wip/xenon:
// argmax16
module argmax16 (
  input  logic         clk,
  input  logic         rstn,        
  input  logic         in_valid,
  input  logic [255:0] in_data,     
  output logic         out_valid,
  output logic [3:0]   out_idx
);
  logic [255:0] data_q;
  logic         valid_q;
  logic [3:0]   idx_c;
  always_ff @(posedge clk or negedge rstn) begin
    if (!rstn) begin
      valid_q   <= 1'b0;
      out_valid <= 1'b0;
    end else begin
      valid_q   <= in_valid;
      out_valid <= valid_q;
    end
  end
  always_ff @(posedge clk) begin
    data_q  <= in_data;
    out_idx <= idx_c;
  end
  comparator #(
    .DATA_WIDTH  (16),
    .BINARY_TREE (1),
    .NUM_INPUTS  (16)
  ) u_cmp (
    .cmp_ip (data_q),
    .out    (idx_c)
  );
endmodule
Size in the first run: ~2000 cells after synthesis, about 260 flip-flops, about 260 I/O pins, about 15000 um^2 of cells after synthesis.
clock: 5.35 ns
lec_check: 0
abc_area: 1
cap_margin: 20
core_margin: 2
core_utilization: 68
cts_cluster_diameter: 243
cts_cluster_size: 39
gpl_timing_driven: 1
hold_slack_margin: 0.28
max_routing_layer: met5
place_density: 0.78
slew_margin: 20
tns_end_percent: 55
run.sh (not shown) runs the stock make flow with config.mk's settings and CLKGATE_MAP_FILE=.
Tool error DPL-0038 stopped wip/xenon during 4_1_cts; no final results.
Input-level comparison between wip/zinc and wip/xenon:
Settings: SETUP_SLACK_MARGIN: unset -> 1.26; TNS_END_PERCENT: 55 -> 5; PLACE_DENSITY_LB_ADDON: unset -> 0.04; CORE_UTILIZATION: 68 -> 54; PLACE_DENSITY: 0.78 -> unset; CTS_CLUSTER_SIZE: 39 -> unset; CTS_CLUSTER_DIAMETER: 243 -> unset; MAX_ROUTING_LAYER: met5 -> unset; GPL_TIMING_DRIVEN: 1 -> unset; HOLD_SLACK_MARGIN: 0.28 -> unset; ABC_AREA: 1 -> unset; the clock period (ns, I/O delays scaled along): 5.35 -> 4.43.
==> comparison <==
Status wip/zinc: flow complete, layout not clean - negative setup slack
wip/zinc: chip area in the Yosys report about 8% below wip/xenon
Measured against wip/zinc, the synthesized cell count of wip/xenon comes out at 1.4 times the reference value.
Comparing worst slack after detailed placement for wip/zinc and wip/xenon, the smaller number came from wip/zinc.

The RTL this note starts from:
==> flow/design.v <==
module comparator 
#(
  parameter DATA_WIDTH  = 16,
  parameter BINARY_TREE = 1,
  parameter NUM_INPUTS  = 16
)
(
  input  logic [NUM_INPUTS-1:0][DATA_WIDTH-1 : 0] cmp_ip,
  output logic [$clog2(NUM_INPUTS)-1 :0]  out
);
  generate if (BINARY_TREE == 0) begin
    always_comb begin
      out      = '0;
      for (int i =0; i < NUM_INPUTS; ++i) begin
        if (cmp_ip[i] > cmp_ip[out]) begin
          out      = i;
        end
      end
    end
  end else begin
    logic [$clog2(NUM_INPUTS)-1 : 0] out_stg[$clog2(NUM_INPUTS) + 1][NUM_INPUTS];
    logic [DATA_WIDTH-1 : 0]         cmp_stg[$clog2(NUM_INPUTS) + 1][NUM_INPUTS];
    always_comb begin
      for (int i = 0; i < NUM_INPUTS; i++) begin
        cmp_stg[0][i]  = cmp_ip[i];
        out_stg[0][i]  = i;
      end
      for (int i = 0;i < $clog2(NUM_INPUTS); i++) begin
        for (int j = 0;j < NUM_INPUTS; ++j) begin
          out_stg[i+1][j]    = 'X;
          cmp_stg[i+1][j]    = 'X;
        end
      end
      for (int i = 0;i < $clog2(NUM_INPUTS); i++) begin
        for (int j = 0;j < (NUM_INPUTS/2**i); j= j+2) begin
          if (cmp_stg[i][j] > cmp_stg[i][j+1]) begin
            out_stg[i+1][j/2]    = out_stg[i][j];
            cmp_stg[i+1][j/2]    = cmp_stg[i][j];
          end else begin
            out_stg[i+1][j/2]    = out_stg[i][j+1];
            cmp_stg[i+1][j/2]    = cmp_stg[i][j+1];
          end
        end
      end
      out   = out_stg[$clog2(NUM_INPUTS)][0];
    end
  end
  endgenerate
endmodule
module argmax16 (
  input  logic         clk,
  input  logic         rstn,        
  input  logic         in_valid,
  input  logic [255:0] in_data,     
  output logic         out_valid,
  output logic [3:0]   out_idx
);
  logic [255:0] data_q;
  logic         valid_q;
  logic [3:0]   idx_c;
  always_ff @(posedge clk or negedge rstn) begin
    if (!rstn) begin
      valid_q   <= 1'b0;
      out_valid <= 1'b0;
    end else begin
      valid_q   <= in_valid;
      out_valid <= valid_q;
    end
  end
  always_ff @(posedge clk) begin
    data_q  <= in_data;
    out_idx <= idx_c;
  end
  comparator #(
    .DATA_WIDTH  (16),
    .BINARY_TREE (1),
    .NUM_INPUTS  (16)
  ) u_cmp (
    .cmp_ip (data_q),
    .out    (idx_c)
  );
endmodule
==> flow/config.mk <==
export PLATFORM = sky130hd
export DESIGN_NAME = argmax16
export DESIGN_NICKNAME = argmax16
export VERILOG_FILES = /design/flow/design.v
export SDC_FILE = /design/flow/constraint.sdc
export NUM_CORES = 4
export LEC_CHECK = 0
export CAP_MARGIN = 20
export CORE_MARGIN = 2
export CORE_UTILIZATION = 40
export SLEW_MARGIN = 20
==> flow/constraint.sdc <==
create_clock -name core_clock -period 8.5 [get_ports {clk}]
set_input_delay 1.7000 -clock core_clock [delete_from_list [all_inputs] [get_ports {clk}]]
set_output_delay 1.7000 -clock core_clock [all_outputs]
set_load 0.01 [all_outputs]
Edit:
CORE_UTILIZATION = 50   (was 40)
TNS_END_PERCENT = 5   (was unset)
clock period = 4.43 ns   (was 8.5 ns; I/O delays follow)
Now the flow reached the layout checks and failed them: setup timing.
Area after synthesis stays the same.
Total power climbs by well over a third.
Final area grows by about a fifth.
Setup slack gets worse by 3.4 ns.
Edit:
CORE_ASPECT_RATIO = 1.89   (was unset)
CORE_MARGIN = 10   (was 2)
CORE_UTILIZATION = 40   (was 50)
CTS_CLUSTER_SIZE = 91   (was unset)
MAX_ROUTING_LAYER = met4   (was unset)
TNS_END_PERCENT = unset   (was 5)
clock period = 7.15 ns   (was 4.43 ns; I/O delays follow)
What happened:
- The new run produced a layout that fails on setup timing
- hold slack got worse by 0.0049 ns
- maximum frequency drops slightly
- worst setup slack improved by 2.6 ns
- clock-buffer cell count drops by 2
- die size climbs by well over a third
- wire length climbs by roughly a tenth
- design area drops slightly
- clock power drops by a quarter to a third
- register-to-register slack improved by 2.6 ns
- final cell count drops by a few percent
- non-clock buffer count drops by 166
Edit:
CORE_ASPECT_RATIO = unset   (was 1.89)
CORE_MARGIN = 2   (was 10)
CORE_UTILIZATION = 63   (was 40)
CTS_CLUSTER_SIZE = unset   (was 91)
MAX_ROUTING_LAYER = unset   (was met4)
PLACE_DENSITY_LB_ADDON = 0.29   (was unset)
clock period = 8.5 ns   (was 7.15 ns; I/O delays follow)
With this change the flow ran to the end with no violations.
Routed wire length went down by 18%.
Die size went down by 46%.
Non-clock buffer count went down by 208.
Power went down by 29%.
Global-route usage went up by 13 points.
Edit:
CORE_UTILIZATION = 50   (was 63)
PLACE_DENSITY_LB_ADDON = unset   (was 0.29)
SETUP_SLACK_MARGIN = 1.29   (was unset)
clock period = 4.43 ns   (was 8.5 ns; I/O delays follow)
The changed run completed and failed the layout checks on setup timing. Routed wire length rose by about 20%. Final area rose by about 28%. Clock-buffer cell count rose by 1. Power rose by 140%. Cell count rose by 24%.
Power is estimated from default activity; no workload was simulated.
